v15:
==> flow/design.v (excerpt) <==
module scr_search(clk,rst,start,R_fixed,angle1,adder,error,X,Y,done
    );
clock: 12.0 ns
lec_check: 0
abc_area: 1
cap_margin: 20
cell_pad_in_sites_global_placement: 1
core_margin: 2
core_utilization: 16
cts_cluster_diameter: 282
cts_cluster_size: 98
place_density_lb_addon: 0.3
setup_slack_margin: 2.88
slew_margin: 20
tns_end_percent: 10
run.sh (not shown) runs the stock make flow with config.mk's settings and CLKGATE_MAP_FILE=.
Input changes introduced in v39 (baseline for comparison: v15):
# v15
export LEC_CHECK = 0
export ABC_AREA = 1
export CAP_MARGIN = 20
export CELL_PAD_IN_SITES_GLOBAL_PLACEMENT = 1
export CORE_MARGIN = 2
export CORE_UTILIZATION = 16
export CTS_CLUSTER_DIAMETER = 282
export CTS_CLUSTER_SIZE = 98
export PLACE_DENSITY_LB_ADDON = 0.3
export SETUP_SLACK_MARGIN = 2.88
export SLEW_MARGIN = 20
export TNS_END_PERCENT = 10
create_clock -name core_clock -period 12.0 [get_ports {clk}]
# v39
export LEC_CHECK = 0
export CAP_MARGIN = 20
export CORE_MARGIN = 2
export CORE_UTILIZATION = 58
export SLEW_MARGIN = 20
create_clock -name core_clock -period 8.11 [get_ports {clk}]
v39 did not run to completion, as it errored out during global routing (5_1_grt). Taking v39 as 1.0, v15 lands at 1.5 on half-perimeter wire length of the detailed placement result. Changes observed in v39 relative to v15: synthesized-area fraction occupied by ao, oa, aoi and oai cells grew by 28 points, proportion of synthesized chip area in sequential cells dropped 0.41 points, placeable core region went down by 72%.
Input changes introduced in v34 (baseline for comparison: v39):
# v39
export LEC_CHECK = 0
export CAP_MARGIN = 20
export CORE_MARGIN = 2
export CORE_UTILIZATION = 58
export SLEW_MARGIN = 20
create_clock -name core_clock -period 8.11 [get_ports {clk}]
# v34
export LEC_CHECK = 0
export CAP_MARGIN = 20
export CORE_MARGIN = 2
export CORE_UTILIZATION = 45
export SETUP_SLACK_MARGIN = 1.78
export SLEW_MARGIN = 20
create_clock -name core_clock -period 6.3 [get_ports {clk}]
## What came out
v34 terminated abnormally: global routing (5_1_grt) reported GRT-0232. Between v39 and v34, the flow reports number of setup buffers added after CTS decreasing by more than 10%. Taking v39 as the reference, in v34 clock sink total flat, horizontal die dimension up 19 um, die size up 6100 um^2, floorplan core density down 13 points.
--- input diff v34..v35 ---
# v34
export LEC_CHECK = 0
export CAP_MARGIN = 20
export CORE_MARGIN = 2
export CORE_UTILIZATION = 45
export SETUP_SLACK_MARGIN = 1.78
export SLEW_MARGIN = 20
create_clock -name core_clock -period 6.3 [get_ports {clk}]
# v35
export LEC_CHECK = 0
export CAP_MARGIN = 20
export CORE_MARGIN = 2
export CORE_UTILIZATION = 10
export PLACE_DENSITY = 0.45
export SLEW_MARGIN = 20
create_clock -name core_clock -period 15.7 [get_ports {clk}]
Findings:
- Tool error GRT-0232 stopped v34 during global routing (5_1_grt); no final results.
- v35 was carried through to the last stage, and its layout satisfied the timing, DRC and antenna checks.
- Die size of v35 exceeds that of v34 by more than 100%.
- Lower worst setup timing slack at the placement stage was reported by v34, not v35.
- Re count of buffers inserted at the top-level ports: no difference whatsoever between v34 and v35.
- Number of primary I/O pins across v34 and v35: no real change.
- From v35 to v34, post-cts hold-fix buffer tally did not move at all.
- In v35, post-CTS resize count is lower than in v34.
- The count of distinct cell types in the synthesized netlist was comparable across v34 and v35.
- Deepest level of the CTS H-tree came out exactly the same in v34 and v35.
- v35 vs. v34: width of the chip went up 110%, area of the placeable core went up about 350%.
Setup changes, v35 to v27
# v35
export LEC_CHECK = 0
export CAP_MARGIN = 20
export CORE_MARGIN = 2
export CORE_UTILIZATION = 10
export PLACE_DENSITY = 0.45
export SLEW_MARGIN = 20
create_clock -name core_clock -period 15.7 [get_ports {clk}]
# v27
export LEC_CHECK = 0
export CAP_MARGIN = 20
export CORE_MARGIN = 2
export CORE_UTILIZATION = 25
export PLACE_DENSITY = 0.45
export SLEW_MARGIN = 20
create_clock -name core_clock -period 12.0 [get_ports {clk}]
==> results <==
All of v27 and v35 finish clean. Lower core utilization among v27 and v35: v35. Re number of antenna violations at the first check in global routing: v35 was higher than v27. | cell area | higher: v35 |. v27 vs. v35: total power went up by about 36%. Overall chip area in v27 is about 60% lower than in v35. Side by side, overall track demand over capacity in global routing turned out higher in v27 than in v35. Of the two candidates, v35 has the worse worst hold slack and v27 the better one. Final setup violation count came out exactly the same in v27 and v35.

========
scr_search again, from the RTL that the note above started with.
==> flow/config.mk <==
export PLATFORM = sky130hd
export DESIGN_NAME = scr_search
export DESIGN_NICKNAME = scr_search
export VERILOG_FILES = /design/flow/design.v
export SDC_FILE = /design/flow/constraint.sdc
export NUM_CORES = 4
export LEC_CHECK = 0
export CAP_MARGIN = 20
export CORE_MARGIN = 2
export CORE_UTILIZATION = 57
export SETUP_SLACK_MARGIN = -0.58
export SLEW_MARGIN = 20
==> flow/constraint.sdc <==
create_clock -name core_clock -period 9.21 [get_ports {clk}]
set_input_delay 1.8420 -clock core_clock [delete_from_list [all_inputs] [get_ports {clk}]]
set_output_delay 1.8420 -clock core_clock [all_outputs]
set_load 0.01 [all_outputs]
The first run died in global routing.
==> next run, changes <==
--- a/flow/config.mk
+++ b/flow/config.mk
@@ -9,4 +9,4 @@
 export CORE_MARGIN = 2
-export CORE_UTILIZATION = 57
-export SETUP_SLACK_MARGIN = -0.58
+export CORE_UTILIZATION = 27
+export PLACE_DENSITY = 0.45
 export SLEW_MARGIN = 20
==> flow/constraint.sdc (replaced) <==
create_clock -name core_clock -period 11.3 [get_ports {clk}]
set_input_delay 2.2600 -clock core_clock [delete_from_list [all_inputs] [get_ports {clk}]]
set_output_delay 2.2600 -clock core_clock [all_outputs]
set_load 0.01 [all_outputs]
What happened: Now the flow ran to the end with no violations; die size is higher by about 110%; synthesized cell count stays the same; synthesized area is unchanged.
==> next run, changes <==
--- a/flow/config.mk
+++ b/flow/config.mk
@@ -7,5 +7,6 @@
 export LEC_CHECK = 0
+export ABC_AREA = 1
 export CAP_MARGIN = 20
 export CORE_MARGIN = 2
-export CORE_UTILIZATION = 27
+export CORE_UTILIZATION = 44
 export PLACE_DENSITY = 0.45
==> flow/constraint.sdc (replaced) <==
create_clock -name core_clock -period 8.24 [get_ports {clk}]
set_input_delay 1.6480 -clock core_clock [delete_from_list [all_inputs] [get_ports {clk}]]
set_output_delay 1.6480 -clock core_clock [all_outputs]
set_load 0.01 [all_outputs]
Outcome: The changed run went through all stages and came out clean. Clock power rose by 56%. Design area fell by 7.1%. Wire length fell by 20%. Total power fell by 6.2%.
==> next run, changes <==
--- a/flow/config.mk
+++ b/flow/config.mk
@@ -7,6 +7,5 @@
 export LEC_CHECK = 0
-export ABC_AREA = 1
 export CAP_MARGIN = 20
 export CORE_MARGIN = 2
-export CORE_UTILIZATION = 44
+export CORE_UTILIZATION = 22
 export PLACE_DENSITY = 0.45
==> flow/constraint.sdc (replaced) <==
create_clock -name core_clock -period 12.1 [get_ports {clk}]
set_input_delay 2.4200 -clock core_clock [delete_from_list [all_inputs] [get_ports {clk}]]
set_output_delay 2.4200 -clock core_clock [all_outputs]
set_load 0.01 [all_outputs]
Effect: Combinational power went up by about 5%; die size went up by 100%; utilization went down by 24 points.
==> next run, changes <==
--- a/flow/config.mk
+++ b/flow/config.mk
@@ -7,5 +7,6 @@
 export LEC_CHECK = 0
+export ABC_AREA = 1
 export CAP_MARGIN = 20
 export CORE_MARGIN = 2
-export CORE_UTILIZATION = 22
+export CORE_UTILIZATION = 72
 export PLACE_DENSITY = 0.45
==> flow/constraint.sdc (replaced) <==
create_clock -name core_clock -period 4.29 [get_ports {clk}]
set_input_delay 0.8580 -clock core_clock [delete_from_list [all_inputs] [get_ports {clk}]]
set_output_delay 0.8580 -clock core_clock [all_outputs]
set_load 0.01 [all_outputs]
Effect: This time the run never finished: it broke off in detailed placement; synthesized area decreases by a few percent; die area fell by well over a third; synthesized cell count climbs by about a fifth.

========
## job 5229
scr_search again, from the RTL that the note above started with.
Settings: LEC_CHECK=0, ABC_AREA=1, CAP_MARGIN=20, CELL_PAD_IN_SITES_GLOBAL_PLACEMENT=1, CORE_MARGIN=2, CORE_UTILIZATION=18, CTS_CLUSTER_DIAMETER=282, CTS_CLUSTER_SIZE=98, PLACE_DENSITY_LB_ADDON=0.3, SLEW_MARGIN=20, TNS_END_PERCENT=10; clock period 12.0 ns.
Relative to job 5229, the following input files were edited for job 2870:
- a change of CAP_MARGIN from 20 to 5
- an added PLACE_DENSITY of 0.75
- an added SETUP_SLACK_MARGIN of -0.46
- a change of CORE_MARGIN from 2 to 6
- a deleted CTS_CLUSTER_SIZE that had been 98
- a deleted PLACE_DENSITY_LB_ADDON that had been 0.3
- a change of SLEW_MARGIN from 20 to 0
- an added MAX_ROUTING_LAYER of met5
- an added GPL_TIMING_DRIVEN of 1
- a change of CORE_UTILIZATION from 18 to 40
- an added CORE_ASPECT_RATIO of 1.37
- a change of TNS_END_PERCENT from 10 to 45
- a deleted CTS_CLUSTER_DIAMETER that had been 282
- a deleted ABC_AREA that had been 1
- an added CELL_PAD_IN_SITES_DETAIL_PLACEMENT of 2
Results
- Status(job 2870) = ERROR, stage = 5_1_grt
- [compare] base=job 5229 new=job 2870: number of placement rows lost 19, gate count of the mapped netlist lost 374.
- Share of the synthesized netlist area taken by xor and xnor gates: job 2870 vs job 5229 up 0.92 points
- Cell area after technology mapping was lower in job 5229 than in job 2870.
- Relative to job 5229, the horizontal extent of the die of job 2870 is lower by 38%.

========
scr_search again, from the RTL that the note above started with.
clock: 6.35 ns
lec_check: 0
cap_margin: 20
core_margin: 2
core_utilization: 57
cts_cluster_diameter: 310
place_density: 0.45
setup_slack_margin: 1.82
slew_margin: 20
The starting point died in 5_1_grt on GRT-0116.
Then changed:
--- a/flow/config.mk
+++ b/flow/config.mk
@@ -7,8 +7,7 @@
 export LEC_CHECK = 0
+export ABC_AREA = 1
 export CAP_MARGIN = 20
 export CORE_MARGIN = 2
-export CORE_UTILIZATION = 57
-export CTS_CLUSTER_DIAMETER = 310
+export CORE_UTILIZATION = 64
 export PLACE_DENSITY = 0.45
-export SETUP_SLACK_MARGIN = 1.82
 export SLEW_MARGIN = 20
==> flow/constraint.sdc (replaced) <==
create_clock -name core_clock -period 2.63 [get_ports {clk}]
set_input_delay 0.5260 -clock core_clock [delete_from_list [all_inputs] [get_ports {clk}]]
set_output_delay 0.5260 -clock core_clock [all_outputs]
set_load 0.01 [all_outputs]
=>
- The changed run never finished: it broke off in 3_5_place_dp (DPL-0038)
- area after synthesis decreases by a few percent
- synthesized cell count climbs by about a fifth
- die area is lower by roughly a tenth
Then changed:
--- a/flow/config.mk
+++ b/flow/config.mk
@@ -7,6 +7,5 @@
 export LEC_CHECK = 0
-export ABC_AREA = 1
 export CAP_MARGIN = 20
 export CORE_MARGIN = 2
-export CORE_UTILIZATION = 64
+export CORE_UTILIZATION = 25
 export PLACE_DENSITY = 0.45
==> flow/constraint.sdc (replaced) <==
create_clock -name core_clock -period 11.3 [get_ports {clk}]
set_input_delay 2.2600 -clock core_clock [delete_from_list [all_inputs] [get_ports {clk}]]
set_output_delay 2.2600 -clock core_clock [all_outputs]
set_load 0.01 [all_outputs]
- Now the flow finished clean
- die size climbs to 2.6 times its value
- area after synthesis is higher by about 4%
- synthesized cell count went down by about 17%
Then changed:
--- a/flow/config.mk
+++ b/flow/config.mk
@@ -9,3 +9,3 @@
 export CORE_MARGIN = 2
-export CORE_UTILIZATION = 25
+export CORE_UTILIZATION = 44
 export PLACE_DENSITY = 0.45
==> flow/constraint.sdc (replaced) <==
create_clock -name core_clock -period 6.41 [get_ports {clk}]
set_input_delay 1.2820 -clock core_clock [delete_from_list [all_inputs] [get_ports {clk}]]
set_output_delay 1.2820 -clock core_clock [all_outputs]
set_load 0.01 [all_outputs]
Outcome: This time the run ended with an error in 5_1_grt on GRT-0232; die area shrinks by 43%; area after synthesis does not change; synthesized cell count is unchanged.

========
Starting RTL as in the previous note.
export LEC_CHECK = 0
export CAP_MARGIN = 20
export CORE_MARGIN = 2
export CORE_UTILIZATION = 55
export SETUP_SLACK_MARGIN = -0.11
export SLEW_MARGIN = 20
create_clock -name core_clock -period 6.3 [get_ports {clk}]
The baseline never finished: it broke off in global routing, error GRT-0116.
Rerun with:
ABC_AREA = 1   (was not set)
CORE_UTILIZATION = 39   (was 55)
PLACE_DENSITY = 0.45   (was not set)
SETUP_SLACK_MARGIN = 1.75   (was -0.11)
TNS_END_PERCENT = 10   (was not set)
Result: With this change the flow finished but fails on setup timing; synthesized area decreases by about 4%; synthesized cell count increases by about 20%; die area increases by about 35%.
Rerun with:
ABC_AREA = not set   (was 1)
CORE_UTILIZATION = 58   (was 39)
PLACE_DENSITY = not set   (was 0.45)
SETUP_SLACK_MARGIN = not set   (was 1.75)
TNS_END_PERCENT = not set   (was 10)
clock period = 8.15 ns   (was 6.3 ns; I/O delays follow)
Result:
- Now the flow died in global routing
- die area shrinks by 29%
- synthesized area rises by 4.0%
- synthesized cell count decreases by 17%
Rerun with:
CORE_UTILIZATION = 50   (was 58)
SETUP_SLACK_MARGIN = 3.05   (was not set)
clock period = 12.0 ns   (was 8.15 ns; I/O delays follow)
The changed run failed in global routing.
Die area went up by 16%.
Synthesized cell count stays the same.
Area after synthesis stays the same.

========
== juniper ==
scr_search again, from the RTL that the note above started with.
Design scr_search, start of the top module:
module scr_search(clk,rst,start,R_fixed,angle1,adder,error,X,Y,done
    );
make LEC_CHECK=0 ABC_AREA=1 CAP_MARGIN=20 CELL_PAD_IN_SITES_GLOBAL_PLACEMENT=2 CORE_MARGIN=2 CORE_UTILIZATION=16 CTS_CLUSTER_DIAMETER=282 CTS_CLUSTER_SIZE=98 PLACE_DENSITY_LB_ADDON=0.3 SETUP_SLACK_MARGIN=1.68 SLEW_MARGIN=20 TNS_END_PERCENT=10 finish   # period 12.0 ns
> inputs changed (juniper -> quartz)
Settings: CORE_UTILIZATION: 16 -> 43; CTS_CLUSTER_DIAMETER: 282 -> unset; CTS_CLUSTER_SIZE: 98 -> unset; ABC_AREA: 1 -> unset; CELL_PAD_IN_SITES_GLOBAL_PLACEMENT: 2 -> unset; SETUP_SLACK_MARGIN: 1.68 -> 3.5; PLACE_DENSITY_LB_ADDON: 0.3 -> 0.01; TNS_END_PERCENT: 10 -> unset.
quartz terminated abnormally: 5_1_grt reported GRT-0232.
Taking juniper as the reference point, the vertical die dimension of quartz falls by 37%.
Measured against each other, juniper and quartz differ in synthesized-area fraction occupied by xor and xnor cells, the higher figure coming from quartz.
Post-CTS setup-driven buffer insertion count (higher): quartz
Of the two values seen for main kind of combinational logic by area, AND-OR/OR-AND gates was produced by quartz and simple AND/OR/NAND/NOR gates by juniper.
Changes observed in quartz relative to juniper: netlist area before placement picked up an extra about 4%; maximum buffer depth of the clock tree neither gained nor lost much; simple-gate share of the synthesized area lost 26 points; detailed placer's ending HPWL lost about 26%.
For site row count, dividing the value from quartz by the value from juniper gives 0.62.
### quartz -> onyx
Settings: CAP_MARGIN now 5, was 20; TNS_END_PERCENT now 45, previously not set; SETUP_SLACK_MARGIN now -0.83, was 3.5; CELL_PAD_IN_SITES_GLOBAL_PLACEMENT now 1, previously not set; CORE_ASPECT_RATIO now 1.37, previously not set; CELL_PAD_IN_SITES_DETAIL_PLACEMENT now 2, previously not set; PLACE_DENSITY_LB_ADDON no longer set, was 0.01; MAX_ROUTING_LAYER now met4, previously not set; GPL_TIMING_DRIVEN now 1, previously not set; CORE_UTILIZATION now 40, was 43; PLACE_DENSITY now 0.75, previously not set; SLEW_MARGIN now 0, was 20.
onyx did not finish; a tool error ended it in 5_1_grt.
Any difference in top-level I/O count between onyx and quartz is small enough to ignore.
| area of the core | onyx vs quartz | worse |
onyx against quartz: row count now sits higher; portion of netlist area occupied by mux cells flat; die width fell by 19 µm.
Summary of onyx over quartz: post-synthesis area per instance shows no meaningful change; number of instances resized during post-cts repair shows a reduction of 275; cell total after placement shows an increase of 0.89%; post-CTS setup buffer count shows a reduction of 111.
Power and IR drop assume default switching activity.
